===== design/flow/run.sh =====
#!/bin/bash
# the make line also repeats each setting of config.mk as NAME=value (left out here)
make -C /OpenROAD-flow-scripts/flow DESIGN_CONFIG=/design/flow/config.mk WORK_HOME=/design/flow/orfs CLKGATE_MAP_FILE= finish

===== design/flow/config.mk =====
export PLATFORM = sky130hd
export DESIGN_NAME = breakout
export DESIGN_NICKNAME = breakout
export VERILOG_FILES = /design/flow/design.v
export SDC_FILE = /design/flow/constraint.sdc
export NUM_CORES = 4
export LEC_CHECK = 0
export CAP_MARGIN = 20
export CORE_MARGIN = 2
export CORE_UTILIZATION = 63
export CTS_CLUSTER_SIZE = 98
export SLEW_MARGIN = 20

===== design/flow/constraint.sdc =====
create_clock -name core_clock -period 12.5 [get_ports {clk}]
set_input_delay 2.5000 -clock core_clock [delete_from_list [all_inputs] [get_ports {clk}]]
set_output_delay 2.5000 -clock core_clock [all_outputs]
set_load 0.01 [all_outputs]

===== design/flow/design.v =====
`timescale 1ns / 1ps
module vga(
	input logic clk,
	input logic reset,
	output logic hsync,
	output logic vsync,		
	output logic [9:0] hc,
	output logic [9:0] vc
	);
parameter hpixels = 800;  
parameter vlines = 521;   
parameter hpulse = 96; 	  
parameter vpulse = 2; 	  
parameter hbp = 144; 	  
parameter hfp = 784; 	  
parameter vbp = 31; 	  
parameter vfp = 511; 	  
always @( posedge clk )
begin
		if ( reset )
		begin
			hc <= 0;
			vc <= 0;
		end
		else
		if ( hc < hpixels - 1)
			hc <= hc + 1;
		else
		begin
			hc <= 0;
			if (vc < vlines - 1)
				vc <= vc + 1;
			else
				vc <= 0;
		end
	end
assign hsync = (hc < hpulse) ? 0:1;
assign vsync = (vc < vpulse) ? 0:1;
endmodule
module game(
    input logic clk,
    input logic [9:0] xpos,
    input logic [9:0] ypos,
    input logic rightmove,
    input logic leftmove,
    input logic reset,
    output logic [2:0] red,
    output logic [2:0] green,
    output logic [2:0] blue);
logic [8:0] paddlePosition;
logic [2:0] quadAr, quadBr;
always @(posedge clk)
begin
if ( reset == 1 )
paddlePosition = 280;
else if ( rightmove == 1 )
paddlePosition = paddlePosition + 3;
else if ( leftmove == 1 )
paddlePosition = paddlePosition - 3; 
end
logic [9:0] ballX;
logic [8:0] ballY;
logic ballXpos, ballYpos;
logic Xbounce, Ybounce;
wire endOfFrame = (xpos == 0 && ypos == 480);
integer b; 
always @(posedge clk) 
begin
 if (reset)
 begin
  ballX <= 0;
  ballY <= 0;
 end
 else if (endOfFrame) 
 begin 
  if (ballX == 0 && ballY == 0) 
  begin   
  ballX <= 25;
  ballY <= 280;  
  end
  else
   begin
   if (ballXpos ^ Xbounce) 
    ballX <= ballX + b;  
   else 
    ballX <= ballX - b;  
   if (ballYpos ^ Ybounce) 
    ballY <= ballY + b;   
   else
    ballY <= ballY - b;   
  end
 end 
end
logic [5:0] missTimer; 
logic brick_alive1;
logic brick_alive2;
logic brick_alive3;
logic brick_alive4;
logic brick_alive5;
logic brick_alive6;
logic brick_alive7;
logic brick_alive8;
logic brick_alive9; 
logic brick_alive10;
logic brick_alive11;
logic brick_alive12;
logic brick_alive13;
logic brick_alive14;
logic brick_alive15;
logic brick_alive16;
logic brick_alive17;
logic brick_alive18;
logic brick_alive19;
logic brick_alive20;
logic brick_alive21;
logic brick_alive22;
logic brick_alive23;
logic brick_alive24;
logic brick_alive25;
logic brick_alive26;
logic brick_alive27;
logic brick_alive28;
logic brick_alive29;
logic brick_alive30;
logic brick_alive31;
logic brick_alive32;
logic brick_alive33;
logic brick_alive34;
logic brick_alive35;
logic brick_alive36;
logic brick_alive37;
logic brick_alive38;  
logic brick_alive39;
logic brick_alive40;
logic brick_alive41;
logic brick_alive42;
logic brick_alive43;
logic brick_alive44;
logic brick_alive45; 
logic brick_alive46;
logic brick_alive47;
logic brick_alive48;
logic brick_alive49;
logic brick_alive50;
logic brick_alive51;
logic brick_alive52;
logic brick_alive53;
logic brick_alive54;
logic brick_alive55;
logic brick_alive56;
logic brick_alive57;
logic brick_alive58;
logic brick_alive59;
logic brick_alive60;
logic brick_alive61;
logic brick_alive62;
logic brick_alive63;
logic brick_alive64;
logic brick_alive65;
logic brick_alive66;
logic brick_alive67;
logic brick_alive68;
logic brick_alive69;
logic brick_alive70;
logic brick_alive71;
logic brick_alive72;
logic brick_alive73;
logic brick_alive74;
logic brick_alive75;
logic brick_alive76;
logic brick_alive77;
logic brick_alive78;
logic brick_alive79;
logic brick_alive80;
logic brick_alive81;
logic brick_alive82;
logic brick_alive83;
logic brick_alive84;
logic brick_alive85;
logic brick_alive86;
logic brick_alive87;
logic brick_alive88;
logic brick_alive89;
logic brick_alive90;
logic brick_alive91;
logic brick_alive92;
logic brick_alive93;
logic brick_alive94;
logic brick_alive95;
logic brick_alive96;
wire area = (xpos < 640 && ypos < 480);
wire top = (area && ypos <= 10);
wire bottom = (area && ypos >= 476);
wire left = (area && xpos <= 3);
wire right = (area && xpos >= 637);
wire border = (area && (left || right || top ));
wire brick1 = ((area && xpos >= 13 && xpos <=55 && ypos<=50 && ypos>=30)&& brick_alive1);
wire brick2 = ((area && xpos >= 65 && xpos <=107 && ypos<=50 && ypos>=30)&& brick_alive2);
wire brick3 = ((area && xpos >= 117 && xpos <=159 && ypos<=50 && ypos>=30)&& brick_alive3);
wire brick4 = ((area && xpos >= 169 && xpos <=211 && ypos<=50 && ypos>=30)&& brick_alive4);
wire brick5 = ((area && xpos >= 221 && xpos <=263 && ypos<=50 && ypos>=30)&& brick_alive5);
wire brick6 = ((area && xpos >= 273 && xpos <=315 && ypos<=50 && ypos>=30)&& brick_alive6);
wire brick7 = ((area && xpos >= 325 && xpos <=367 && ypos<=50 && ypos>=30)&& brick_alive7);
wire brick8 = ((area && xpos >= 377 && xpos <=419 && ypos<=50 && ypos>=30)&& brick_alive8);
wire brick9 = ((area && xpos >= 429 && xpos <=471 && ypos<=50 && ypos>=30)&& brick_alive9);
wire brick10 = ((area && xpos >= 481 && xpos <=523 && ypos<=50 && ypos>=30)&& brick_alive10);
wire brick11 = ((area && xpos >= 533 && xpos <=575 && ypos<=50 && ypos>=30)&& brick_alive11);
wire brick12 = ((area && xpos >= 585 && xpos <=627 && ypos<=50 && ypos>=30)&& brick_alive12);
wire brick13 = ((area && xpos >= 13 && xpos <=55 && ypos<=80 && ypos>=60)&& brick_alive13);
wire brick14 = ((area && xpos >= 65 && xpos <=107 && ypos<=80 && ypos>=60)&& brick_alive14);
wire brick15 = ((area && xpos >= 117 && xpos <=159 && ypos<=80 && ypos>=60)&& brick_alive15);
wire brick16 = ((area && xpos >= 169 && xpos <=211 && ypos<=80 && ypos>=60)&& brick_alive16);
wire brick17 = ((area && xpos >= 221 && xpos <=263 && ypos<=80 && ypos>=60)&& brick_alive17);
wire brick18 = ((area && xpos >= 273 && xpos <=315 && ypos<=80 && ypos>=60)&& brick_alive18);
wire brick19 = ((area && xpos >= 325 && xpos <=367 && ypos<=80 && ypos>=60)&& brick_alive19);
wire brick20 = ((area && xpos >= 377 && xpos <=419 && ypos<=80 && ypos>=60)&& brick_alive20);
wire brick21 = ((area && xpos >= 429 && xpos <=471 && ypos<=80 && ypos>=60)&& brick_alive21);
wire brick22 = ((area && xpos >= 481 && xpos <=523 && ypos<=80 && ypos>=60)&& brick_alive22);
wire brick23 = ((area && xpos >= 533 && xpos <=575 && ypos<=80 && ypos>=60)&& brick_alive23);
wire brick24 = ((area && xpos >= 585 && xpos <=627 && ypos<=80 && ypos>=60)&& brick_alive24);
wire brick25 = ((area && xpos >= 13 && xpos <=55 && ypos<=110 && ypos>=90)&& brick_alive25);
wire brick26 = ((area && xpos >= 65 && xpos <=107 && ypos<=110 && ypos>=90)&& brick_alive26);
wire brick27 = ((area && xpos >= 117 && xpos <=159 && ypos<=110 && ypos>=90)&& brick_alive27);
wire brick28 = ((area && xpos >= 169 && xpos <=211 && ypos<=110 && ypos>=90)&& brick_alive28);
wire brick29 = ((area && xpos >= 221 && xpos <=263 && ypos<=110 && ypos>=90)&& brick_alive29);
wire brick30 = ((area && xpos >= 273 && xpos <=315 && ypos<=110 && ypos>=90)&& brick_alive30);
wire brick31 = ((area && xpos >= 325 && xpos <=367 && ypos<=110 && ypos>=90)&& brick_alive31);
wire brick32 = ((area && xpos >= 377 && xpos <=419 && ypos<=110 && ypos>=90)&& brick_alive32);
wire brick33 = ((area && xpos >= 429 && xpos <=471 && ypos<=110 && ypos>=90)&& brick_alive33);
wire brick34 = ((area && xpos >= 481 && xpos <=523 && ypos<=110 && ypos>=90)&& brick_alive34);
wire brick35 = ((area && xpos >= 533 && xpos <=575 && ypos<=110 && ypos>=90)&& brick_alive35);
wire brick36 = ((area && xpos >= 585 && xpos <=627 && ypos<=110 && ypos>=90)&& brick_alive36);
wire brick37 = ((area && xpos >= 13 && xpos <=55 && ypos<=140 && ypos>=120)&& brick_alive37);
wire brick38 = ((area && xpos >= 65 && xpos <=107 && ypos<=140 && ypos>=120)&& brick_alive38);
wire brick39 = ((area && xpos >= 117 && xpos <=159 && ypos<=140 && ypos>=120)&& brick_alive39);
wire brick40 = ((area && xpos >= 169 && xpos <=211 && ypos<=140 && ypos>=120)&& brick_alive40);
wire brick41 = ((area && xpos >= 221 && xpos <=263 && ypos<=140 && ypos>=120)&& brick_alive41);
wire brick42 = ((area && xpos >= 273 && xpos <=315 && ypos<=140 && ypos>=120)&& brick_alive42);
wire brick43 = ((area && xpos >= 325 && xpos <=367 && ypos<=140 && ypos>=120)&& brick_alive43);
wire brick44 = ((area && xpos >= 377 && xpos <=419 && ypos<=140 && ypos>=120)&& brick_alive44);
wire brick45 = ((area && xpos >= 429 && xpos <=471 && ypos<=140 && ypos>=120)&& brick_alive45);
wire brick46 = ((area && xpos >= 481 && xpos <=523 && ypos<=140 && ypos>=120)&& brick_alive46);
wire brick47 = ((area && xpos >= 533 && xpos <=575 && ypos<=140 && ypos>=120)&& brick_alive47);
wire brick48 = ((area && xpos >= 585 && xpos <=627 && ypos<=140 && ypos>=120)&& brick_alive48);
wire brick49 = ((area && xpos >= 13 && xpos <=55 && ypos<=170 && ypos>=150)&& brick_alive49);
wire brick50 = ((area && xpos >= 65 && xpos <=107 && ypos<=170 && ypos>=150)&& brick_alive50);
wire brick51 = ((area && xpos >= 117 && xpos <=159 && ypos<=170 && ypos>=150)&& brick_alive51);
wire brick52 = ((area && xpos >= 169 && xpos <=211 && ypos<=170 && ypos>=150)&& brick_alive52);
wire brick53 = ((area && xpos >= 221 && xpos <=263 && ypos<=170 && ypos>=150)&& brick_alive53);
wire brick54 = ((area && xpos >= 273 && xpos <=315 && ypos<=170 && ypos>=150)&& brick_alive54);
wire brick55 = ((area && xpos >= 325 && xpos <=367 && ypos<=170 && ypos>=150)&& brick_alive55);
wire brick56 = ((area && xpos >= 377 && xpos <=419 && ypos<=170 && ypos>=150)&& brick_alive56);
wire brick57 = ((area && xpos >= 429 && xpos <=471 && ypos<=170 && ypos>=150)&& brick_alive57);
wire brick58 = ((area && xpos >= 481 && xpos <=523 && ypos<=170 && ypos>=150)&& brick_alive58);
wire brick59 = ((area && xpos >= 533 && xpos <=575 && ypos<=170 && ypos>=150)&& brick_alive59);
wire brick60 = ((area && xpos >= 585 && xpos <=627 && ypos<=170 && ypos>=150)&& brick_alive60);
wire brick61 = ((area && xpos >= 13 && xpos <=55 && ypos<=200 && ypos>=180)&& brick_alive61);
wire brick62 = ((area && xpos >= 65 && xpos <=107 && ypos<=200 && ypos>=180)&& brick_alive62);
wire brick63 = ((area && xpos >= 117 && xpos <=159 && ypos<=200 && ypos>=180)&& brick_alive63);
wire brick64 = ((area && xpos >= 169 && xpos <=211 && ypos<=200 && ypos>=180)&& brick_alive64);
wire brick65 = ((area && xpos >= 221 && xpos <=263 && ypos<=200 && ypos>=180)&& brick_alive65);
wire brick66 = ((area && xpos >= 273 && xpos <=315 && ypos<=200 && ypos>=180)&& brick_alive66);
wire brick67 = ((area && xpos >= 325 && xpos <=367 && ypos<=200 && ypos>=180)&& brick_alive67);
wire brick68 = ((area && xpos >= 377 && xpos <=419 && ypos<=200 && ypos>=180)&& brick_alive68);
wire brick69 = ((area && xpos >= 429 && xpos <=471 && ypos<=200 && ypos>=180)&& brick_alive69);
wire brick70 = ((area && xpos >= 481 && xpos <=523 && ypos<=200 && ypos>=180)&& brick_alive70);
wire brick71 = ((area && xpos >= 533 && xpos <=575 && ypos<=200 && ypos>=180)&& brick_alive71);
wire brick72 = ((area && xpos >= 585 && xpos <=627 && ypos<=200 && ypos>=180)&& brick_alive72);
wire brick73 = ((area && xpos >= 13 && xpos <=55 && ypos<=230 && ypos>=210)&& brick_alive73);
wire brick74 = ((area && xpos >= 65 && xpos <=107 && ypos<=230 && ypos>=210)&& brick_alive74);
wire brick75 = ((area && xpos >= 117 && xpos <=159 && ypos<=230 && ypos>=210)&& brick_alive75);
wire brick76 = ((area && xpos >= 169 && xpos <=211 && ypos<=230 && ypos>=210)&& brick_alive76);
wire brick77 = ((area && xpos >= 221 && xpos <=263 && ypos<=230 && ypos>=210)&& brick_alive77);
wire brick78 = ((area && xpos >= 273 && xpos <=315 && ypos<=230 && ypos>=210)&& brick_alive78);
wire brick79 = ((area && xpos >= 325 && xpos <=367 && ypos<=230 && ypos>=210)&& brick_alive79);
wire brick80 = ((area && xpos >= 377 && xpos <=419 && ypos<=230 && ypos>=210)&& brick_alive80);
wire brick81 = ((area && xpos >= 429 && xpos <=471 && ypos<=230 && ypos>=210)&& brick_alive81);
wire brick82 = ((area && xpos >= 481 && xpos <=523 && ypos<=230 && ypos>=210)&& brick_alive82);
wire brick83 = ((area && xpos >= 533 && xpos <=575 && ypos<=230 && ypos>=210)&& brick_alive83);
wire brick84 = ((area && xpos >= 585 && xpos <=627 && ypos<=230 && ypos>=210)&& brick_alive84);
wire brick85 = ((area && xpos >= 13 && xpos <=55 && ypos<=260 && ypos>=240)&& brick_alive85);
wire brick86 = ((area && xpos >= 65 && xpos <=107 && ypos<=260 && ypos>=240)&& brick_alive86);
wire brick87 = ((area && xpos >= 117 && xpos <=159 && ypos<=260 && ypos>=240)&& brick_alive87);
wire brick88 = ((area && xpos >= 169 && xpos <=211 && ypos<=260 && ypos>=240)&& brick_alive88);
wire brick89 = ((area && xpos >= 221 && xpos <=263 && ypos<=260 && ypos>=240)&& brick_alive89);
wire brick90 = ((area && xpos >= 273 && xpos <=315 && ypos<=260 && ypos>=240)&& brick_alive90);
wire brick91 = ((area && xpos >= 325 && xpos <=367 && ypos<=260 && ypos>=240)&& brick_alive91);
wire brick92 = ((area && xpos >= 377 && xpos <=419 && ypos<=260 && ypos>=240)&& brick_alive92);
wire brick93 = ((area && xpos >= 429 && xpos <=471 && ypos<=260 && ypos>=240)&& brick_alive93);
wire brick94 = ((area && xpos >= 481 && xpos <=523 && ypos<=260 && ypos>=240)&& brick_alive94);
wire brick95 = ((area && xpos >= 533 && xpos <=575 && ypos<=260 && ypos>=240)&& brick_alive95);
wire brick96 = ((area && xpos >= 585 && xpos <=627 && ypos<=260 && ypos>=240)&& brick_alive96);
integer a;
wire paddle = (xpos >= paddlePosition+4 && xpos <= paddlePosition+80+a && ypos >= 440 && ypos <= 447); 
wire ball = (xpos >= ballX && xpos <= ballX+5 && ypos >= ballY && ypos <= ballY+5); 
wire background = (area && !(border || paddle || ball));
wire missed = area && missTimer != 0;
wire reditems = (missed || border || paddle || ball || brick1 || brick2 || brick3 || brick4 || brick5 || brick6 || brick7 || brick8 
                                                 || brick9 || brick10 || brick11 || brick12 || brick13 || brick14 || brick15 || brick16 
                 || brick17 || brick18 || brick19 || brick20 || brick21 || brick22 || brick23 || brick24 
                 || brick73 || brick74 || brick75 || brick76 || brick77 || brick78 || brick79 || brick80 
                 || brick81 || brick82 || brick83 || brick84 || brick85 || brick86 || brick87 || brick88 
                 || brick89 || brick90 || brick91 || brick92 || brick93 || brick94 || brick95 || brick96);
wire greenitems = (missed ||  border || paddle ||ball || brick25 || brick26 || brick27 || brick28 || brick29 || brick32
                                  || brick33 || brick34 || brick35 || brick36 || brick37 || brick38 || brick39 || brick40 
                                  || brick41 || brick42 || brick43 || brick44 || brick45 || brick46 || brick47 || brick48 
                                  || brick49 || brick50 || brick51 || brick52 || brick53 || brick54 || brick55 || brick56 
                                  || brick57 || brick58 || brick59 || brick60 || brick61 || brick62 || brick63 || brick64 
                                  || brick65 || brick66 || brick67 || brick68 || brick69 || brick70 || brick71 || brick72 
                                  || brick73 || brick74 || brick75 || brick76 || brick77 || brick78 || brick79 || brick80 
                                  || brick81 || brick82 || brick83 || brick84 || brick85 || brick86 || brick87 || brick88 
                                  || brick89 || brick90 || brick91 || brick92 || brick93 || brick94 || brick95 || brick96);
wire blueitems = (missed ||  border || paddle || ball || brick25 || brick26 || brick27 || brick28 || brick29 || brick30 || brick31 || brick32 
                                                   || brick33 || brick34 || brick35 || brick36 || brick37 || brick38 || brick39 || brick40 
                                                 || brick41 || brick42 || brick43 || brick44 || brick45 || brick46 || brick47 || brick48);
wire red1 = reditems & 1;
wire green1 = greenitems & 1;
wire blue1 = blueitems & 1;
assign red  = { reditems,red1, red1};
assign green =  { greenitems, green1, green1 };
assign blue  =  { blueitems, blue1, blue1 };
always @(posedge clk)
begin
 if (reset)
  begin
  Xbounce <= 0;
  Ybounce <= 0;
  missTimer <= 0;
  ballXpos <= 1;
  ballYpos <= 1;
a = 4;
b = 3;
brick_alive1=1;
brick_alive2=1;
brick_alive3=1;
brick_alive4=1;
brick_alive5=1;
brick_alive6=1;
brick_alive7=1;
brick_alive8=1;
brick_alive9=1; 
brick_alive10=1;
brick_alive11=1;
brick_alive12=1;
brick_alive13=1;
brick_alive14=1;
brick_alive15=1;
brick_alive16=1;
brick_alive17=1;
brick_alive18=1;
brick_alive19=1;
brick_alive20=1;
brick_alive21=1;
brick_alive22=1;
brick_alive23=1;
brick_alive24=1;
brick_alive25=1;
brick_alive26=1;
brick_alive27=1;
brick_alive28=1;
brick_alive29=1;
brick_alive30=1;
brick_alive31=1;
brick_alive32=1;
brick_alive33=1;
brick_alive34=1;
brick_alive35=1;
brick_alive36=1;
brick_alive37=1;
brick_alive38=1;  
brick_alive39=1;
brick_alive40=1;
brick_alive41=1;
brick_alive42=1;
brick_alive43=1;
brick_alive44=1;
brick_alive45=1; 
brick_alive46=1;
brick_alive47=1;
brick_alive48=1;
brick_alive49=1;
brick_alive50=1;
brick_alive51=1;
brick_alive52=1;
brick_alive53=1;
brick_alive54=1;
brick_alive55=1;
brick_alive56=1;
brick_alive57=1;
brick_alive58=1;
brick_alive59=1;
brick_alive60=1;
brick_alive61=1;
brick_alive62=1;
brick_alive63=1;
brick_alive64=1;
brick_alive65=1;
brick_alive66=1;
brick_alive67=1;
brick_alive68=1;
brick_alive69=1;
brick_alive70=1;
brick_alive71=1;
brick_alive72=1;
brick_alive73=1;
brick_alive74=1;
brick_alive75=1;
brick_alive76=1;
brick_alive77=1;
brick_alive78=1;
brick_alive79=1;
brick_alive80=1;
brick_alive81=1;
brick_alive82=1;
brick_alive83=1;
brick_alive84=1;
brick_alive85=1;
brick_alive86=1;
brick_alive87=1;
brick_alive88=1;
brick_alive89=1;
brick_alive90=1;
brick_alive91=1;
brick_alive92=1;
brick_alive93=1;
brick_alive94=1;
brick_alive95=1;
brick_alive96=1;
  end
 else if (!endOfFrame)
  begin
  if (ball && (left || right))
   Xbounce <= 1;
  if (ball && (top || bottom || (paddle && ballYpos)))
   Ybounce <= 1;
  if (ball && bottom)
   missTimer <= 60; 
     if (ball && (area && xpos >= 13 && xpos <=55 && ypos<=50 && ypos>=30)) 
     brick_alive1 = 0;
     if (ball && (area && xpos >= 65 && xpos <=107 && ypos<=50 && ypos>=30)) 
     brick_alive2=0;
     if (ball&& (area && xpos >= 117 && xpos <=159 && ypos<=50 && ypos>=30))
     brick_alive3=0;
     if ( ball && (area && xpos >= 169 && xpos <=211 && ypos<=50 && ypos>=30)) 
    brick_alive4=0;
     if ( ball && (area && xpos >= 221 && xpos <=263 && ypos<=50 && ypos>=30)) 
    brick_alive5=0;
     if ( ball&& (area && xpos >= 273 && xpos <=315 && ypos<=50 && ypos>=30)) 
    brick_alive6=0;
     if (ball&& (area && xpos >= 325 && xpos <=367 && ypos<=50 && ypos>=30)) begin
    brick_alive7=0;
    end
     if ( ball&& (area && xpos >= 377 && xpos <=419 && ypos<=50 && ypos>=30)) begin
    brick_alive8=0;
    end
     if ( ball&& (area && xpos >= 429 && xpos <=471 && ypos<=50 && ypos>=30)) begin
    brick_alive9=0;
    end
     if ( ball && (area && xpos >= 481 && xpos <=523 && ypos<=50 && ypos>=30)) begin
    brick_alive10=0;
    end
     if ( ball && (area && xpos >= 533 && xpos <=575 && ypos<=50 && ypos>=30)) begin
    brick_alive11=0;
    end
     if ( ball && (area && xpos >= 585 && xpos <=627 && ypos<=50 && ypos>=30)) begin
    brick_alive12=0;
    end
     if (ball && (area && xpos >= 13 && xpos <=55 && ypos<=80 && ypos>=60))begin
     brick_alive13 = 0;
    end
     if (ball && (area && xpos >= 65 && xpos <=107 && ypos<=80 && ypos>=60)) begin
     brick_alive14=0;
    end
     if (ball&& (area && xpos >= 117 && xpos <=159 && ypos<=80 && ypos>=60))begin
     brick_alive15=0;
    end
     if ( ball && (area && xpos >= 169 && xpos <=211 && ypos<=80 && ypos>=60)) begin
    brick_alive16=0;
    end
     if ( ball && (area && xpos >= 221 && xpos <=263 && ypos<=80 && ypos>=60)) begin
    brick_alive17=0;
    end
     if ( ball&& (area && xpos >= 273 && xpos <=315 && ypos<=80 && ypos>=60)) begin
    brick_alive18=0;
    end
     if (ball&& (area && xpos >= 325 && xpos <=367 && ypos<=80 && ypos>=60)) begin
    brick_alive19=0;
    end
     if ( ball&& (area && xpos >= 377 && xpos <=419 && ypos<=80 && ypos>=60)) begin
    brick_alive20=0;
    end
     if ( ball&& (area && xpos >= 429 && xpos <=471 && ypos<=80 && ypos>=60)) begin
    brick_alive21=0;
    end
     if ( ball && (area && xpos >= 481 && xpos <=523 && ypos<=80 && ypos>=60)) begin
    brick_alive22=0;
    end
     if ( ball && (area && xpos >= 533 && xpos <=575 && ypos<=80 && ypos>=60)) begin
    brick_alive23=0;
    end
     if ( ball && (area && xpos >= 585 && xpos <=627 && ypos<=80 && ypos>=60)) begin
    brick_alive24=0;
    end
     if (ball && (area && xpos >= 13 && xpos <=55 && ypos<=110 && ypos>=90)) begin
     brick_alive25 = 0;
    end
     if (ball && (area && xpos >= 65 && xpos <=107 && ypos<=110 && ypos>=90)) begin
     brick_alive26=0;
    end
     if (ball&& (area && xpos >= 117 && xpos <=159 && ypos<=110 && ypos>=90))begin
     brick_alive27=0;
    end
     if ( ball && (area && xpos >= 169 && xpos <=211 && ypos<=110 && ypos>=90)) begin
    brick_alive28=0;
    end
     if ( ball && (area && xpos >= 221 && xpos <=263 && ypos<=110 && ypos>=90)) begin
    brick_alive29=0;
    end
     if ( ball&& (area && xpos >= 273 && xpos <=315 && ypos<=110 && ypos>=90)) begin
    brick_alive30=0;
    a=40;
    end
     if (ball&& (area && xpos >= 325 && xpos <=367 && ypos<=110 && ypos>=90)) begin
    brick_alive31=0;
    b=5;
    end
     if ( ball&& (area && xpos >= 377 && xpos <=419 && ypos<=110 && ypos>=90)) begin
    brick_alive32=0;
    end
     if ( ball&& (area && xpos >= 429 && xpos <=471 && ypos<=110 && ypos>=90)) begin
    brick_alive33=0;
    end
     if ( ball && (area && xpos >= 481 && xpos <=523 && ypos<=110 && ypos>=90)) begin
    brick_alive34=0;
    end
     if ( ball && (area && xpos >= 533 && xpos <=575 && ypos<=110 && ypos>=90)) begin
    brick_alive35=0;
    end
     if ( ball && (area && xpos >= 585 && xpos <=627 && ypos<=110 && ypos>=90)) begin
    brick_alive36=0;
    end
     if (ball && (area && xpos >= 13 && xpos <=55 && ypos<=140 && ypos>=120))begin
     brick_alive37 = 0;
    end
     if (ball && (area && xpos >= 65 && xpos <=107 && ypos<=140 && ypos>=120)) begin
     brick_alive38=0;
    end
     if (ball&& (area && xpos >= 117 && xpos <=159 && ypos<=140 && ypos>=120))begin
     brick_alive39=0;
    end
     if ( ball && (area && xpos >= 169 && xpos <=211 && ypos<=140 && ypos>=120)) begin
    brick_alive40=0;
    end
     if ( ball && (area && xpos >= 221 && xpos <=263 && ypos<=140 && ypos>=120)) begin
    brick_alive41=0;
    end
     if ( ball&& (area && xpos >= 273 && xpos <=315 && ypos<=140 && ypos>=120)) begin
    brick_alive42=0;
    end
     if (ball&& (area && xpos >= 325 && xpos <=367 && ypos<=140 && ypos>=120)) begin
    brick_alive43=0;
    end
     if ( ball&& (area && xpos >= 377 && xpos <=419 && ypos<=140 && ypos>=120)) begin
    brick_alive44=0;
    end
     if ( ball&& (area && xpos >= 429 && xpos <=471 && ypos<=140 && ypos>=120)) begin
    brick_alive45=0;
    end
     if ( ball && (area && xpos >= 481 && xpos <=523 && ypos<=140 && ypos>=120)) begin
    brick_alive46=0;
    end
     if ( ball && (area && xpos >= 533 && xpos <=575 && ypos<=140 && ypos>=120)) begin
    brick_alive47=0;
    end
     if ( ball && (area && xpos >= 585 && xpos <=627 && ypos<=140 && ypos>=120)) begin
    brick_alive48=0;
    end
     if (ball && (area && xpos >= 13 && xpos <=55 && ypos<=170 && ypos>=150)) begin
     brick_alive49 = 0;
    end
     if (ball && (area && xpos >= 65 && xpos <=107 && ypos<=170 && ypos>=150)) begin
     brick_alive50=0;
    end
     if (ball&& (area && xpos >= 117 && xpos <=159 && ypos<=170 && ypos>=150))begin
     brick_alive51=0;
    end
     if ( ball && (area && xpos >= 169 && xpos <=211 && ypos<=170 && ypos>=150)) begin
    brick_alive52=0;
    end
     if ( ball && (area && xpos >= 221 && xpos <=263 && ypos<=170 && ypos>=150)) begin
    brick_alive53=0;
    end
     if ( ball&& (area && xpos >= 273 && xpos <=315 && ypos<=170 && ypos>=150)) begin
    brick_alive54=0;
    end
     if (ball&& (area && xpos >= 325 && xpos <=367 && ypos<=170 && ypos>=150)) begin
    brick_alive55=0;
    end
     if ( ball&& (area && xpos >= 377 && xpos <=419 && ypos<=170 && ypos>=150)) begin
    brick_alive56=0;
    end
     if ( ball&& (area && xpos >= 429 && xpos <=471 && ypos<=170 && ypos>=150)) begin
    brick_alive57=0;
    end
     if ( ball && (area && xpos >= 481 && xpos <=523 && ypos<=170 && ypos>=150)) begin
    brick_alive58=0;
    end
     if ( ball && (area && xpos >= 533 && xpos <=575 && ypos<=170 && ypos>=150)) begin
    brick_alive59=0;
    end
     if ( ball && (area && xpos >= 585 && xpos <=627 && ypos<=170 && ypos>=150)) begin
    brick_alive60=0;
    end
     if (ball && (area && xpos >= 13 && xpos <=55 && ypos<=200 && ypos>=180)) begin
     brick_alive61 = 0;
    end
     if (ball && (area && xpos >= 65 && xpos <=107 && ypos<=200 && ypos>=180)) begin
     brick_alive62=0;
    end
     if (ball&& (area && xpos >= 117 && xpos <=159 && ypos<=200 && ypos>=180))begin
     brick_alive63=0;
    end
     if ( ball && (area && xpos >= 169 && xpos <=211 && ypos<=200 && ypos>=180)) begin
    brick_alive64=0;
    end
     if ( ball && (area && xpos >= 221 && xpos <=263 && ypos<=200 && ypos>=180)) begin
    brick_alive65=0;
    end
     if ( ball&& (area && xpos >= 273 && xpos <=315 && ypos<=200 && ypos>=180)) begin
    brick_alive66=0;
    end
     if (ball&& (area && xpos >= 325 && xpos <=367 && ypos<=200 && ypos>=180)) begin
    brick_alive67=0;
    end
     if ( ball&& (area && xpos >= 377 && xpos <=419 && ypos<=200 && ypos>=180)) begin
    brick_alive68=0;
    end
     if ( ball&& (area && xpos >= 429 && xpos <=471 && ypos<=200 && ypos>=180)) begin
    brick_alive69=0;   
    end
     if ( ball && (area && xpos >= 481 && xpos <=523 && ypos<=200 && ypos>=180)) begin
    brick_alive70=0;
    end
     if ( ball && (area && xpos >= 533 && xpos <=575 && ypos<=200 && ypos>=180)) begin
    brick_alive71=0;
    end
     if ( ball && (area && xpos >= 585 && xpos <=627 && ypos<=200 && ypos>=180)) begin
    brick_alive72=0;
    end
     if (ball && (area && xpos >= 13 && xpos <=55 && ypos<=230 && ypos>=210)) begin
     brick_alive73 =0;
    end
     if (ball && (area && xpos >= 65 && xpos <=107 && ypos<=230 && ypos>=210)) begin
     brick_alive74=0;
    end
     if (ball&& (area && xpos >= 117 && xpos <=159 && ypos<=230 && ypos>=210))begin
     brick_alive75=0;
    end
     if ( ball && (area && xpos >= 169 && xpos <=211 && ypos<=230 && ypos>=210)) begin
    brick_alive76=0;
    end
     if ( ball && (area && xpos >= 221 && xpos <=263 && ypos<=230 && ypos>=210)) begin
    brick_alive77=0;
    end
     if ( ball&& (area && xpos >= 273 && xpos <=315 && ypos<=230 && ypos>=210)) begin
    brick_alive78=0;
    end
     if (ball&& (area && xpos >= 325 && xpos <=367 && ypos<=230 && ypos>=210)) begin
    brick_alive79=0;
    end
     if ( ball&& (area && xpos >= 377 && xpos <=419 && ypos<=230 && ypos>=210)) begin
    brick_alive80=0;
    end
     if ( ball&& (area && xpos >= 429 && xpos <=471 && ypos<=230 && ypos>=210)) begin
    brick_alive81=0;
    end
     if ( ball && (area && xpos >= 481 && xpos <=523 && ypos<=230 && ypos>=210)) begin
    brick_alive82=0;
    end
     if ( ball && (area && xpos >= 533 && xpos <=575 && ypos<=230 && ypos>=210)) begin
    brick_alive83=0;
    end
     if ( ball && (area && xpos >= 585 && xpos <=627 && ypos<=230 && ypos>=210)) begin
    brick_alive84=0;
    end
     if (ball && (area && xpos >= 13 && xpos <=55 && ypos<=260 && ypos>=240)) begin
     brick_alive85 = 0;
    end
     if (ball && (area && xpos >= 65 && xpos <=107 && ypos<=260 && ypos>=240)) begin
     brick_alive86=0;
    end
     if (ball&& (area && xpos >= 117 && xpos <=159 && ypos<=260 && ypos>=240))begin
     brick_alive87=0;
    end
     if ( ball && (area && xpos >= 169 && xpos <=211 && ypos<=260 && ypos>=240)) begin
    brick_alive88=0;
    end
     if ( ball && (area && xpos >= 221 && xpos <=263 && ypos<=260 && ypos>=240)) begin
    brick_alive89=0;
    end
     if ( ball&& (area && xpos >= 273 && xpos <=315 && ypos<=260 && ypos>=240)) begin
    brick_alive90=0;
    end
     if (ball&& (area && xpos >= 325 && xpos <=367 && ypos<=260 && ypos>=240)) begin
    brick_alive91=0;
    end
     if ( ball&& (area && xpos >= 377 && xpos <=419 && ypos<=260 && ypos>=240)) begin
    brick_alive92=0;
    end
     if ( ball&& (area && xpos >= 429 && xpos <=471 && ypos<=260 && ypos>=240)) begin
    brick_alive93=0;
    end
     if ( ball && (area && xpos >= 481 && xpos <=523 && ypos<=260 && ypos>=240)) begin
    brick_alive94=0;
    end
     if ( ball && (area && xpos >= 533 && xpos <=575 && ypos<=260 && ypos>=240)) begin
    brick_alive95=0;
    end
     if ( ball && (area && xpos >= 585 && xpos <=627 && ypos<=260 && ypos>=240)) begin
    brick_alive96=0;
    end    
 end
  else 
  begin
  if (ballX == 0 && ballY == 0)
   begin 
   ballXpos <= 1;
   ballYpos <= 1;
   Xbounce <= 0;
   Ybounce <= 0;
  end 
  else 
  begin
   if (Xbounce)
    ballXpos <= ~ballXpos;
   if (Ybounce)
    ballYpos <= ~ballYpos;   
   Xbounce <= 0; 
   Ybounce <= 0; 
   if (missTimer != 0)
    missTimer <= missTimer - 1;
  end
 end
end  
endmodule
module breakout(
    input logic clk,
    input logic right,
    input logic left,
    input logic reset,
    output logic [2:0] red,
    output logic [2:0] green,
    output logic [2:0] blue,
    output logic hsync,
    output logic vsync
    );
logic [9:0] xpos;
logic [9:0] ypos;
vga signal_generator_inst(clk, reset, hsync, vsync, xpos, ypos);
game game_inst(clk, xpos, ypos, right, left, reset, red, green, blue);                                                                  
endmodule

==> results of run 1 <==
metrics by stage:
step / total power, mW / cell area (um2) / hold WS, ns
after floorplan: 0.648 / 10100 / 0.425
after global placement: 0.675 / 10100 / 0.433
after detailed placement: 0.679 / 10100 / 0.439
after CTS: 1.18 / 10700 / 0.456
after global routing: 1.22 / 10700 / 0.470
final: 1.18 / 10700 / 0.453
routing by layer:
metal | part of all wire, % | global-route usage (%) | wire length (um) | vias up
li1 | - | - | - | 4236
met1 | 45 | 41.9 | 11600 | 4147
met2 | 45 | 49.1 | 11500 | 266
met3 | 6.2 | 5.17 | 1590 | 63
met4 | 3.7 | 13.2 | 938 | 0
met5 | 0 | 0 | 0 | -
area by class of cell:
class	count	area, um2
Inverter	53	199
Tap cell	216	270
Timing Repair Buffer	19	175
Clock buffer	17	425
Clock inverter	15	144
Fill cell	1344	5020
Sequential cell	156	3120
Multi-Input combinational cell	911	6350
==> results.txt, run 1 <==
yosys + openroad results -> Critical Path RT 10.00 ns, Remaining DRCs 0, sequential power share 44.3%, distinct lib cells 82, CP Launch Type register, worst path bufs/invs 1, Init Core Util 64.0%, flip-flops with a built-in enable 0, Site Rows 46, Post-DP HPWL 17,900 um, Setup crit start game_inst.paddlePosition[2]$_SDFFE_PP0P_, register share after synthesis 31.1%, first-pass GRT wire length 40,900 um, post-route insts no fill 1,387, syn avg cell area 8.46 um2, Die Size 17,000 um2, count of input and output buffers 14, Synth top cell by count dfxtp_1, Adder Share, Synth 12.6%, switching power total 0.343 mW, CP endpoint blue[1], worst slew pin tran 1.01 ns, Comb pwr share 12.6%, Worst Hold Class reg2reg, final core occ 68.0%, tool warnings 39, Leak 3.97 nW, width of the die 130 um, Reg2Reg Capture Point game_inst.brick_alive34$_SDFFE_PP1P_, WL final 25,700 um, number of global-route vias before repair 7,880, GPL Wtd Cong 0.910, comb area leader AND-OR/OR-AND gates, Slew Limit Fails 0, worst path arrival time 4.71 ns, initial antenna violation count 0, Main synth FF type dfxtp_1, CP Max Fanout 7, H-tree depth 4, max cap viols 0, XORs/XNORs by Area 6.27%, Yosys reg bits 156, Final Skew 0.00955 ns, Int Pwr 0.835 mW, Cells on Worst Hold Path 1, Worst VDD drop 0.0944 mV, antenna-violating nets left 0, wire per inst 18.5 um, Clk power 0.508 mW, CTS buffer count 17, Layout Nets 1,261, # Cells Yosys 1,189, DR iter-0 viols 667, routed vias/inst 6.28, RSZ-0062 raised after global routing no, Final Hold Viols 0, CTS clk-pin slew, worst paths 0.07 ns, # resized after CTS 0, placed cells 1,355, Logic power comb 0.148 mW, reg2reg start game_inst.ballX[0]$_SDFFE_PP0P_, Die Span Y 130 um, total core area 15,700 um2, Worst Hold Path EP game_inst.brick_alive86$_SDFFE_PP1P_, CP endpoint kind output port, outcome no timing/DRC/antenna violations, warnings from Yosys 2, CP Cell Sequence ha_1, fa_1, nor2_1, nor2_1, o31ai_1, xor2_1, ha_1, nand3_1, o22ai_1, nor3_1, a221oi_1, a2111oi_0, a211oi_1, nor4b_2, o21ai_1, clkdlybuf4s50_1, Root Driver clkbuf_16, max incr delay on CP 0.64 ns, P&R area growth vs syn 6.32%, WS Path Type reg2out, Final WS setup 5.29 ns, hold buffer count at cts 0, family with the most delay on the worst path AND-OR/OR-AND gates, I/O pin total 15, grt ovf 0, diodes inserted 0, cell accounting for the most synthesized area dfxtp_1, All-Layer GR Usage 30.9%, Async SR Flop Fraction 0%, CTS sink cnt 156, largest net degree at the start of global routing 107, R2R depth 10, Net Sw Frac 29.1%, top power group sequential cells, Vias 8,712, Setup Buffers After CTS 0, Longest Clk Path Bufs 2, Clk network pwr share 43.1%, Simple Share, Synth 20.4%, crit path time final 7.21 ns, DR pass1 iterations 5, highest clock rate 139 MHz, Rel. slew slack 32.8%, number of stages on the worst setup path 16, # setup viols final 0, gate count of the mapped netlist 1,189, Synth top area share 31.1%, ranking of synthesized cells by instance count 156 x dfxtp_1, 109 x nand2_1, 95 x ha_1, 82 x nor2_1, 66 x o21ai_0, setup tns final 0 ns, MUX area fraction 0.0996%, Mapped Area 10,100 um2, YS chip area 10,100 um2, top cells by area dfxtp_1 31%, ha_1 12%, a21o_1 4.7%, hold_sp game_inst.brick_alive86$_SDFFE_PP1P_, cycle use final 57.7%, Seq group 0.521 mW, Mapped Nets 1,292, DP Worst Slack 5.79 ns, Worst R2R Setup Slack 8.84 ns, CTS tree yes, ao+oa area frac 23.8%, Late-Pin Clk Latency 0.43 ns, crit path max-delay cell type a2111oi_0, pwr/cell area 110 nW/um2
==> inputs of run 2 (changes only) <==
CORE_UTILIZATION = 71   (was 63)
CTS_CLUSTER_DIAMETER = 96   (was unset)
CTS_CLUSTER_SIZE = 72   (was 98)
HOLD_SLACK_MARGIN = -0.09   (was unset)
MIN_ROUTING_LAYER = met1   (was unset)
PLACE_DENSITY_LB_ADDON = 0.27   (was unset)
TNS_END_PERCENT = 40   (was unset)
clock period = 4.44 ns   (was 12.5 ns; I/O delays follow)
==> results.txt, run 2 <==
yosys + openroad results -> Die Span Y 123 um (-5.6%), Reg2Reg Capture Point game_inst.brick_alive63$_SDFFE_PP1P_, CTS buffer count 17 (unchanged), Clk network pwr share 41.8% (-1.3 points), CTS tree yes, reg2reg start game_inst.ballX[6]$_SDFFE_PP0P_, switching power total 0.971 mW (+180%), All-Layer GR Usage 36.9% (+6.0 points), sequential power share 43.4% (-0.9 points), Init Core Util 72.4% (+8.4 points), cell mode on critical path nor2_2, number of global-route vias before repair 8,967 (+14%), syn avg cell area 8.46 um2 (unchanged), Site Rows 43 (-6.5%), family with the most delay on the worst path AND-OR/OR-AND gates, Rel. slew slack 48.7% (+16 points), width of the die 123 um (-5.6%), post-route insts no fill 1,412 (+1.8%), gate count of the mapped netlist 1,189 (unchanged), warnings from Yosys 2 (unchanged), CP endpoint kind output port, total power 3.35 mW (+180%), worst path bufs/invs 2 (+1), worst slew pin tran 0.765 ns (-0.243 ns), top power group sequential cells, comb area leader AND-OR/OR-AND gates, ao+oa area frac 23.8% (unchanged), RSZ-0062 raised after global routing yes, Worst Hold Class reg2reg, DP Worst Slack -0.528 ns (-6.32 ns), Final WS setup -0.286 ns (-5.58 ns), CP Cell Sequence ha_4, fa_2, nor2_2, nor2_2, o31ai_2, xor2_1, ha_1, nand3_2, a211o_1, a221oi_2, a2111oi_4, a211oi_2, buf_4, nor4b_4, nand4_1, buf_2, Critical Path RT 3.55 ns (-6.45 ns), Layout Nets 1,322 (+4.8%), DR pass1 iterations 6 (+1), Post-DP HPWL 18,700 um (+4.4%), crit path time final 4.73 ns, MUX area fraction 0.0996% (unchanged), register share after synthesis 31.1% (unchanged), worst path arrival time 3.84 ns (-0.87 ns), highest clock rate 212 MHz, Int Pwr 2.38 mW (+180%), Remaining DRCs 0 (unchanged), YS chip area 10,100 um2 (unchanged), # Cells Yosys 1,189 (unchanged), Die Size 15,100 um2 (-11%), grt ovf 0 (unchanged), Cells on Worst Hold Path 1 (unchanged), Leak 4.25 nW (+7.0%), Worst R2R Setup Slack 0.70 ns (-8.14 ns), count of input and output buffers 14 (unchanged), Longest Clk Path Bufs 2 (unchanged), Net Sw Frac 29.0% (-0.12 points), initial antenna violation count 0 (unchanged), pwr/cell area 301 nW/um2 (+170%), Simple Share, Synth 20.4% (unchanged), hold slack 0.453 ns (+0.000231 ns), hold buffer count at cts 0 (unchanged), WS Path Type reg2out, distinct lib cells 82 (unchanged), hold_sp game_inst.brick_alive22$_SDFFE_PP1P_, top cells by area dfxtp_1 31%, ha_1 12%, a21o_1 4.7%, Yosys reg bits 156 (unchanged), Async SR Flop Fraction 0% (unchanged), Seq group 1.45 mW (+180%), cycle use final 106% (+49 points), placed cells 1,376 (+1.5%), routed vias/inst 6.57 (+4.6%), crit path max-delay cell type fa_2, flip-flops with a built-in enable 0 (unchanged), Slew Limit Fails 0 (unchanged), R2R depth 10 (unchanged), first-pass GRT wire length 43,800 um (+7.2%), CP Launch Type register, tool warnings 37 (-5.1%), Mapped Nets 1,292 (unchanged), max incr delay on CP 0.36 ns (-0.28 ns), Fail Reasons setup timing, Mapped Area 10,100 um2 (unchanged), Logic power comb 0.496 mW (+240%), # fillers 904 (-33%), Final Hold Viols 0 (unchanged), Synth top cell by count dfxtp_1, total core area 13,900 um2 (-12%), Adder Share, Synth 12.6% (unchanged), # setup viols final 9 (+9), wire per inst 19.2 um (+3.8%), Vias 9,279 (+6.5%), Clk power 1.40 mW (+180%), diodes inserted 0 (unchanged), CTS sink cnt 156 (unchanged), Worst Hold Path EP game_inst.brick_alive22$_SDFFE_PP1P_, Setup crit start game_inst.a[2]$_SDFFE_PP1P_, Late-Pin Clk Latency 0.44 ns (about the same), cell accounting for the most synthesized area dfxtp_1, I/O pin total 15 (unchanged), antenna-violating nets left 0 (unchanged), Synth top area share 31.1% (unchanged), Final Skew 0.00800 ns (-0.00155 ns), max cap viols 0 (unchanged), H-tree depth 4 (unchanged), DR iter-0 viols 1,062 (+59%), P&R area growth vs syn 10.6%, CTS clk-pin slew, worst paths 0.07 ns (about the same), WL final 27,200 um (+5.7%), outcome failed layout checks, ranking of synthesized cells by instance count 156 x dfxtp_1, 109 x nand2_1, 95 x ha_1, 82 x nor2_1, 66 x o21ai_0, Worst VDD drop 0.264 mV (+180%), number of stages on the worst setup path 16 (unchanged), CP endpoint green[0], CP Max Fanout 3 (-4), XORs/XNORs by Area 6.27% (unchanged), Comb pwr share 14.8% (+2.2 points), GPL Wtd Cong 0.933 (+2.5%), Main synth FF type dfxtp_1, largest net degree at the start of global routing 68 (-36%), Root Driver clkbuf_16
## run 2: layout make-up
cell class / instances / area, um2 / share of cell area, %
multi-input combinational: 911 / 6430 / 57.8
sequential: 156 / 3130 / 28.1
timing repair buffer: 80 / 588 / 5.29
clock buffer: 18 / 429 / 3.86
tap: 180 / 225 / 2.03
inverter: 53 / 199 / 1.79
clock inverter: 14 / 125 / 1.13
## run 2: layer usage
metal  GRT usage, %  up-vias  wire [um]
li1               -     4362          -
met1           47.9     4345      11400
met2           59.6      465      12500
met3           7.89      107       2230
met4           15.8        0        982
met5              0        -          0
## run 2: stage by stage
stage / cell area, um2 / TNS, ns / utilization, %
detailed placement: 10500 / -4.05 / 75.6
global route: 11100 / -2.54 / 80.1
global placement: 10500 / -3.08 / 75.6
finish: 11100 / -1.42 / 80.1
floorplan: 10100 / 0 / -
CTS: 11100 / -1.56 / 79.9
## run 2: what timing repair did
| item | CTS | global route |
|---|---|---|
| endpoints found under the setup margin | 9 | 9 |
| gates resized | 49 | 4 |
| setup buffers | 2 | 2 |
| pin swaps | 9 | 13 |
==> inputs of run 3 (changes only) <==
ABC_AREA = 1   (was unset)
CORE_UTILIZATION = 72   (was 71)
CTS_CLUSTER_DIAMETER = unset   (was 96)
CTS_CLUSTER_SIZE = unset   (was 72)
HOLD_SLACK_MARGIN = unset   (was -0.09)
MIN_ROUTING_LAYER = unset   (was met1)
PLACE_DENSITY_LB_ADDON = 0.02   (was 0.27)
TNS_END_PERCENT = unset   (was 40)
clock period = 3.82 ns   (was 4.44 ns; I/O delays follow)
==> results.txt, run 3 <==
yosys + openroad results -> family with the most delay on the worst path simple AND/OR/NAND/NOR gates, Slew Limit Fails 0 (unchanged), Int Pwr 2.75 mW (+16%), worst path bufs/invs 6 (+4), R2R depth 22 (+12), switching power total 1.25 mW (+29%), All-Layer GR Usage 41.6% (+4.7 points), Clk network pwr share 41.9% (about the same), placed cells 1,943 (+41%), number of stages on the worst setup path 22 (+6), cycle use final 109% (+2.3 points), distinct lib cells 54 (-34%), flip-flops with a built-in enable 0 (unchanged), antenna-violating nets left 0 (unchanged), register share after synthesis 27.9% (-3.2 points), GPL Wtd Cong 1.02 (+9.0%), warnings from Yosys 2 (unchanged), Setup crit start game_inst.ballX[3]$_SDFFE_PP0P_, Comb pwr share 16.1% (+1.3 points), Cells on Worst Hold Path 2 (+1), worst path arrival time 3.39 ns (-0.45 ns), syn avg cell area 6.56 um2 (-22%), RSZ-0062 raised after global routing yes, number of global-route vias before repair 11,800 (+31%), Post-DP HPWL 24,900 um (+33%), first-pass GRT wire length 55,600 um (+27%), width of the die 129 um (+4.7%), crit path time final 4.16 ns, highest clock rate 241 MHz, Remaining DRCs 0 (unchanged), WL final 36,100 um (+33%), final core occ 84.6% (+4.5 points), Vias 12,800 (+38%), sequential power share 42.0% (-1.4 points), worst slew pin tran 0.713 ns (-0.0522 ns), # setup viols final 9 (unchanged), CTS sink cnt 156 (unchanged), Most Used Layer, Global Route met2, max cap viols 0 (unchanged), Mapped Area 11,200 um2 (+11%), Synth top area share 27.9% (-3.2 points), ao+oa area frac 13.0% (-11 points), Adder Share, Synth 11.3% (-1.3 points), Synth top cell by count nand2_1, DR pass1 iterations 7 (+1), total core area 15,200 um2 (+9.5%), CP Max Fanout 3 (unchanged), CTS buffer count 17 (unchanged), Final Hold Viols 0 (unchanged), Critical Path RT 3.06 ns (-0.49 ns), CP endpoint kind output port, post-route insts no fill 1,985 (+41%), top cells by area dfxtp_1 28%, nand2_1 13%, ha_1 11%, count of input and output buffers 14 (unchanged), met3 GRT Util 9.06% (+1.2 points), top power group sequential cells, Seq group 1.68 mW (+16%), CP Launch Type register, pwr/cell area 311 nW/um2 (+3.2%), DR iter-0 viols 2,056 (+94%), cell accounting for the most synthesized area dfxtp_1, ranking of synthesized cells by instance count 399 x nand2_1, 238 x nor2_1, 173 x inv_1, 158 x nand3_1, 156 x dfxtp_1, outcome failed layout checks, initial antenna violation count 1 (+1), largest net degree at the start of global routing 62 (-8.8%), wire per inst 18.2 um (-5.4%), Longest Clk Path Bufs 2 (unchanged), # Cells Yosys 1,708 (+44%), crit path max-delay cell type dfxtp_1, Worst Hold Class reg2reg, Main synth FF type dfxtp_1, I/O pin total 15 (unchanged), Die Size 16,600 um2 (+9.6%), XORs/XNORs by Area 3.59% (-2.7 points), Die Span Y 129 um (+4.7%), MUX area fraction 0% (-0.10 points), H-tree depth 4 (unchanged), CP Cell Sequence nand2_1, inv_1, nand2_2, buf_4, buf_4, xor2_1, ha_1, a21oi_1, nor2_1, nor2_1, nand2_1, nand2_1, nand2_2, a21oi_4, nand3_4, nand3_4, buf_6, inv_2, nand2_2, nor2_2, nand2_1, buf_2, met2 GRT Util 67.9% (+8.4 points), Final Skew 0.0115 ns (+0.00351 ns), gate count of the mapped netlist 1,708 (+44%), Net Sw Frac 31.2% (+2.2 points), WS Path Type reg2out, Fail Reasons setup timing, cell mode on critical path nand2_1, Layout Nets 1,886 (+43%), Final WS setup -0.336 ns (-0.0495 ns), Mapped Nets 1,811 (+40%), max incr delay on CP 0.36 ns (about the same), hold slack 0.447 ns (-0.00588 ns), Worst VDD drop 0.361 mV (+37%), Reg2Reg Capture Point game_inst.brick_alive48$_SDFFE_PP1P_, total power 4.00 mW (+19%), Site Rows 45 (+4.7%), CTS clk-pin slew, worst paths 0.07 ns (about the same), tool warnings 37 (unchanged), routed vias/inst 6.44 (-2.0%), M1 GR Usage 52.7% (+4.8 points), comb area leader simple AND/OR/NAND/NOR gates, Leak 6.24 nW (+47%), CTS tree yes, DP Worst Slack -0.259 ns (+0.269 ns), CP endpoint green[1], Simple Share, Synth 34.8% (+14 points), Async SR Flop Fraction 0% (unchanged), Rel. slew slack 52.5% (+3.8 points), Init Core Util 73.7% (+1.3 points), Yosys reg bits 156 (unchanged), Worst R2R Setup Slack 0.18 ns (-0.52 ns), Logic power comb 0.644 mW (+30%), Root Driver clkbuf_16, grt ovf 0 (unchanged), P&R area growth vs syn 14.8%, reg2reg start game_inst.ballX[3]$_SDFFE_PP0P_, hold_sp game_inst.brick_alive2$_SDFFE_PP1P_, Clk power 1.67 mW (+19%), Late-Pin Clk Latency 0.44 ns (about the same), YS chip area 11,200 um2 (+11%), Worst Hold Path EP game_inst.brick_alive2$_SDFFE_PP1P_
==> run 3: final cells by class <==
class	instances	area, um2
Antenna cell	1	2.50
Timing Repair Buffer	120	978
Sequential cell	156	3140
Inverter	188	707
Clock buffer	18	429
Multi-Input combinational cell	1300	7250
Tap cell	188	235
Clock inverter	14	126
Fill cell	957	2330
==> run 3: timing repair <==
action / CTS / global route
pin swaps: 14 / 27
endpoints found under the setup margin: 9 / 9
cloned: 0 / 0
hold buffers: 0 / 0
buffers inserted: 5 / 4
gates resized: 70 / 35
==> run 3: metal layers <==
layer	share of wire [%]	routed length [um]	up-vias
li1	-	-	5810
met1	38	13700	5743
met2	44	15900	989
met3	13	4540	239
met4	5.5	2000	0
met5	0	0	-
==> run 3: metrics by stage <==
| step | cell area (um2) | setup TNS [ns] |
|---|---|---|
| 6_report | 12900 | -2.73 |
| 2_1_floorplan | 11200 | 0 |
| 5_1_grt | 12900 | -4.16 |
| 4_1_cts | 12700 | -1.45 |
| 3_5_place_dp | 12000 | -2.07 |
| 3_3_place_gp | 12000 | -0.929 |
==> inputs of run 4 (changes only) <==
ABC_AREA = unset   (was 1)
CORE_UTILIZATION = 64   (was 72)
PLACE_DENSITY_LB_ADDON = unset   (was 0.02)
clock period = 5.94 ns   (was 3.82 ns; I/O delays follow)
==> results.txt, run 4 <==
yosys + openroad results -> outcome no timing/DRC/antenna violations, Design Area, Final 10,800 um2 (-16%), Clk power 1.12 mW (-33%), CP Cell Sequence ha_1, fa_1, nor2_1, nor2_1, o31ai_1, xor2_1, ha_1, nand3_1, a211o_1, a221oi_1, a2111oi_2, a211oi_2, nor4b_2, nand4_1, clkdlybuf4s50_1, antenna-violating nets left 0 (unchanged), Final WS setup 0.244 ns (+0.580 ns), number of stages on the worst setup path 15 (-32%), Setup crit start game_inst.paddlePosition[2]$_SDFFE_PP0P_, Simple Share, Synth 20.4% (-14 points), flip-flops with a built-in enable 0 (unchanged), Net Sw Frac 29.9% (-1.4 points), Post-DP HPWL 17,800 um (-29%), CP Launch Type register, All-Layer GR Usage 31.9% (-9.7 points), Logic power comb 0.312 mW (-52%), Die Span Y 129 um (+0.45%), hold_sp game_inst.brick_alive46$_SDFFE_PP1P_, Yosys reg bits 156 (unchanged), MUX area fraction 0.0996% (+0.10 points), WL final 25,900 um (-28%), WS Path Type reg2out, syn avg cell area 8.46 um2 (+29%), Worst Hold Class reg2reg, Seq group 1.10 mW (-35%), Site Rows 45 (unchanged), crit path max-delay cell type clkdlybuf4s50_1, YS chip area 10,100 um2 (-10%), Critical Path RT 4.75 ns (+1.69 ns), Longest Clk Path Bufs 2 (unchanged), CP Max Fanout 7 (+4), register share after synthesis 31.1% (+3.2 points), switching power total 0.756 mW (-40%), initial antenna violation count 0 (-1), RSZ-0062 raised after global routing no, Clk network pwr share 44.2% (+2.3 points), hold slack 0.456 ns (+0.00834 ns), Worst VDD drop 0.307 mV (-15%), DP Worst Slack 0.628 ns (+0.887 ns), Mapped Area 10,100 um2 (-10%), Remaining DRCs 0 (unchanged), ao+oa area frac 23.8% (+11 points), Mapped Nets 1,292 (-29%), Cells on Worst Hold Path 1 (-1), pwr/cell area 234 nW/um2 (-25%), first-pass GRT wire length 42,000 um (-24%), tool warnings 39 (+5.4%), top cells by area dfxtp_1 31%, ha_1 12%, a21o_1 4.7%, ranking of synthesized cells by instance count 156 x dfxtp_1, 109 x nand2_1, 95 x ha_1, 82 x nor2_1, 66 x o21ai_0, CTS tree yes, Comb pwr share 12.3% (-3.8 points), wire per inst 18.7 um (+2.5%), comb area leader AND-OR/OR-AND gates, CP endpoint kind output port, sequential power share 43.4% (+1.4 points), top power group the clock network, Synth top area share 31.1% (+3.2 points), CTS buffer count 17 (unchanged), family with the most delay on the worst path AND-OR/OR-AND gates, setup tns final 0 ns (+2.73 ns), I/O pin total 15 (unchanged), DR pass1 iterations 7 (unchanged), Reg2Reg Capture Point game_inst.brick_alive29$_SDFFE_PP1P_, XORs/XNORs by Area 6.27% (+2.7 points), Vias 8,764 (-31%), Async SR Flop Fraction 0% (unchanged), R2R depth 11 (-50%), final core occ 70.8% (-14 points), worst path arrival time 4.51 ns (+1.12 ns), Worst R2R Setup Slack 2.24 ns (+2.06 ns), DR iter-0 viols 804 (-61%), Init Core Util 65.9% (-7.8 points), crit path time final 5.70 ns, largest net degree at the start of global routing 117 (+89%), Die Size 16,700 um2 (+0.90%), Leak 4.03 nW (-35%), P&R area growth vs syn 7.48%, grt ovf 0 (unchanged), cycle use final 95.9% (-13 points), CTS sink cnt 156 (unchanged), gate count of the mapped netlist 1,189 (-30%), Int Pwr 1.77 mW (-36%), GPL Wtd Cong 0.898 (-12%), worst path bufs/invs 1 (-5), max incr delay on CP 0.55 ns (+0.19 ns), Synth top cell by count dfxtp_1, Layout Nets 1,269 (-33%), # Cells Yosys 1,189 (-30%), total core area 15,300 um2 (+0.37%), CP endpoint green[2], H-tree depth 4 (unchanged), diodes inserted 0 (-1), reg2reg start game_inst.ballX[0]$_SDFFE_PP0P_, Worst Hold Path EP game_inst.brick_alive46$_SDFFE_PP1P_, Root Driver clkbuf_16, Rel. slew slack 37.3% (-15 points), Final Hold Viols 0 (unchanged), number of global-route vias before repair 8,121 (-31%), Final Skew 0.0112 ns (-0.000349 ns), Slew Limit Fails 0 (unchanged), Late-Pin Clk Latency 0.44 ns (about the same), routed vias/inst 6.31 (-2.1%), Post-DP Area 10,200 um2 (-15%), Adder Share, Synth 12.6% (+1.3 points), worst slew pin tran 0.939 ns (+0.226 ns), count of input and output buffers 14 (unchanged), max cap viols 0 (unchanged), width of the die 129 um (+0.45%), warnings from Yosys 2 (unchanged), cell accounting for the most synthesized area dfxtp_1, Main synth FF type dfxtp_1, # setup viols final 0 (-9), CTS clk-pin slew, worst paths 0.07 ns (about the same), highest clock rate 176 MHz, distinct lib cells 82 (+52%)
-- run 4: area by class of cell --
cell class                 instances  area [um2]
clock inverter                    15         195
sequential                       156        3120
tap                              211         264
clock buffer                      17         425
timing repair buffer              27         239
fill                            1240        4450
inverter                          53         199
multi-input combinational        911        6360
-- run 4: routing by layer --
| layer | part of all wire [%] | track usage [%] | vias up |
|---|---|---|---|
| met2 | 45 | 50.7 | 311 |
| met4 | 1.8 | 8.76 | 0 |
| met1 | 47 | 45.0 | 4157 |
| met3 | 6.5 | 5.57 | 43 |
| li1 | - | - | 4253 |
| met5 | 0 | 0 | - |
-- run 4: timing repair --
| item | CTS | global route |
|---|---|---|
| hold buffers | 0 | 0 |
| hold endpoints to repair | 0 | 0 |
| gates resized | 0 | 3 |
| endpoints found under the setup margin | 0 | 6 |
| setup buffers | 0 | 0 |
-- run 4: through the flow --
| step | power [mW] | cells |
|---|---|---|
| after floorplan | 1.36 | 1189 |
| after global placement | 1.42 | 1358 |
| after detailed placement | 1.43 | 1358 |
| after CTS | 2.54 | 1390 |
| after global routing | 2.63 | 1390 |
| final | 2.53 | 1390 |
==> inputs of run 5 (changes only) <==
ABC_AREA = 1   (was unset)
CORE_UTILIZATION = 63   (was 64)
CTS_CLUSTER_DIAMETER = 70   (was unset)
MIN_ROUTING_LAYER = met1   (was unset)
PLACE_DENSITY_LB_ADDON = 0.07   (was unset)
TNS_END_PERCENT = 35   (was unset)
clock period = 4.85 ns   (was 5.94 ns; I/O delays follow)
==> results.txt, run 5 <==
yosys + openroad results -> MUX area fraction 0% (-0.10 points), number of global-route vias before repair 10,600 (+31%), P&R area growth vs syn 8.50%, Async SR Flop Fraction 0% (unchanged), DR pass1 iterations 5 (-2), Worst VDD drop 0.264 mV (-14%), comb area leader simple AND/OR/NAND/NOR gates, CP endpoint red[2], syn avg cell area 6.56 um2 (-22%), Die Span Y 137 um (+6.2%), family with the most delay on the worst path simple AND/OR/NAND/NOR gates, Cells on Worst Hold Path 2 (+1), wire per inst 16.8 um (-9.7%), WS Path Type reg2out, CTS buffer count 17 (unchanged), tool warnings 35 (-10%), total core area 17,400 um2 (+14%), GPL Wtd Cong 0.992 (+10%), flip-flops with a built-in enable 0 (unchanged), number of stages on the worst setup path 15 (unchanged), Root Driver clkbuf_16, Final Skew 0.0133 ns (+0.00217 ns), worst slew pin tran 0.688 ns (-0.251 ns), CTS tree yes, Layout Nets 1,809 (+43%), count of input and output buffers 14 (unchanged), Comb pwr share 13.0% (+0.7 points), crit path time final 4.63 ns, CP Launch Type register, routed vias/inst 5.96 (-5.5%), cycle use final 95.5% (-0.37 points), Slew Limit Fails 0 (unchanged), # setup viols final 0 (unchanged), YS chip area 11,200 um2 (+11%), pwr/cell area 259 nW/um2 (+11%), Worst R2R Setup Slack 1.25 ns (-0.99 ns), Init Core Util 64.6% (-1.3 points), Site Rows 48 (+6.7%), Main synth FF type dfxtp_1, ranking of synthesized cells by instance count 399 x nand2_1, 238 x nor2_1, 173 x inv_1, 158 x nand3_1, 156 x dfxtp_1, ao+oa area frac 13.0% (-11 points), hold buffer count at cts 0 (unchanged), Synth top area share 27.9% (-3.2 points), width of the die 137 um (+6.2%), warnings from Yosys 2 (unchanged), max incr delay on CP 0.55 ns (about the same), cell accounting for the most synthesized area dfxtp_1, register share after synthesis 27.9% (-3.2 points), CTS sink cnt 156 (unchanged), Final Hold Viols 0 (unchanged), Rel. slew slack 54.1% (+17 points), diodes inserted 0 (unchanged), R2R depth 21 (+10), Adder Share, Synth 11.3% (-1.3 points), Mapped Area 11,200 um2 (+11%), H-tree depth 4 (unchanged), max cap viols 0 (unchanged), Yosys reg bits 156 (unchanged), Critical Path RT 3.88 ns (-0.87 ns), Int Pwr 2.22 mW (+25%), reg2reg start game_inst.ballX[0]$_SDFFE_PP0P_, Remaining DRCs 0 (unchanged), top power group the clock network, Late-Pin Clk Latency 0.44 ns (about the same), Net Sw Frac 29.4% (-0.47 points), grt ovf 0 (unchanged), worst path bufs/invs 3 (+2), initial antenna violation count 0 (unchanged), Simple Share, Synth 34.8% (+14 points), Setup crit start signal_generator_inst.hc[1]$_SDFF_PP0_, distinct lib cells 54 (-34%), Longest Clk Path Bufs 2 (unchanged), antenna-violating nets left 0 (unchanged), Reg2Reg Capture Point game_inst.brick_alive48$_SDFFE_PP1P_, Leak 5.86 nW (+46%), CP Max Fanout 5 (-2), Synth top cell by count nand2_1, WL final 32,800 um (+26%), largest net degree at the start of global routing 62 (-47%), worst path arrival time 3.66 ns (-0.85 ns), I/O pin total 15 (unchanged), Worst Hold Class reg2reg, sequential power share 42.3% (-1.1 points), setup tns final 0 ns (unchanged), Clk network pwr share 44.7% (+0.5 points), gate count of the mapped netlist 1,708 (+44%), crit path max-delay cell type clkdlybuf4s50_1, top cells by area dfxtp_1 28%, nand2_1 13%, ha_1 11%, XORs/XNORs by Area 3.59% (-2.7 points), Clk power 1.41 mW (+26%), Die Size 18,900 um2 (+13%), final core occ 70.1% (-0.77 points), # Cells Yosys 1,708 (+44%), hold_sp game_inst.brick_alive55$_SDFFE_PP1P_, Logic power comb 0.409 mW (+31%), Vias 11,600 (+32%), CP endpoint kind output port, Post-DP HPWL 23,800 um (+34%), first-pass GRT wire length 52,500 um (+25%), outcome no timing/DRC/antenna violations, All-Layer GR Usage 35.3% (+3.4 points), Worst Hold Path EP game_inst.brick_alive55$_SDFFE_PP1P_, DR iter-0 viols 1,282 (+59%), highest clock rate 216 MHz, switching power total 0.926 mW (+22%), Seq group 1.33 mW (+21%), Setup Buffers After CTS 0 (unchanged), Mapped Nets 1,811 (+40%), CP Cell Sequence inv_1, ha_1, inv_1, o21ai_0, nand2_1, o21ai_0, nand3_1, nor2_1, nand2_1, nand2_1, nor2_1, nand3_1, nor3_1, nand3_1, clkdlybuf4s50_1, RSZ-0062 raised after global routing no, CTS clk-pin slew, worst paths 0.07 ns (about the same)
run 5: timing repair:
item,CTS,global route
endpoints found under the setup margin,6,9
pin swaps,0,1
hold endpoints to repair,0,0
gates resized,2,18
run 5: final cells by class:
cell class	instances	area, um2
Tap cell	225	282
Clock inverter	14	171
Sequential cell	156	3130
Multi-Input combinational cell	1300	7060
Inverter	188	707
Fill cell	1577	5200
Timing Repair Buffer	43	380
Clock buffer	18	429
run 5: routing by layer:
layer	track usage (%)	up-vias	part of all wire, %
met2	55.6	602	44
met4	12.4	0	2.4
met3	6.00	92	9.9
met5	0	-	0
li1	-	5651	-
met1	48.6	5240	43
run 5: stage by stage:
step | setup slack (ns) | total power, mW | area (um2) | hold slack [ns] | cells
2_1_floorplan | 1.08 | 1.66 | 11200 | 0.419 | 1708
3_3_place_gp | 0.536 | 1.75 | 11500 | 0.429 | 1912
3_5_place_dp | 0.427 | 1.76 | 11500 | 0.433 | 1912
4_1_cts | 0.0742 | 3.14 | 12100 | 0.447 | 1944
5_1_grt | 0.0329 | 3.25 | 12200 | 0.467 | 1944
6_report | 0.218 | 3.15 | 12200 | 0.448 | 1944
No activity file was given, so power comes from the tool's default toggle rates.
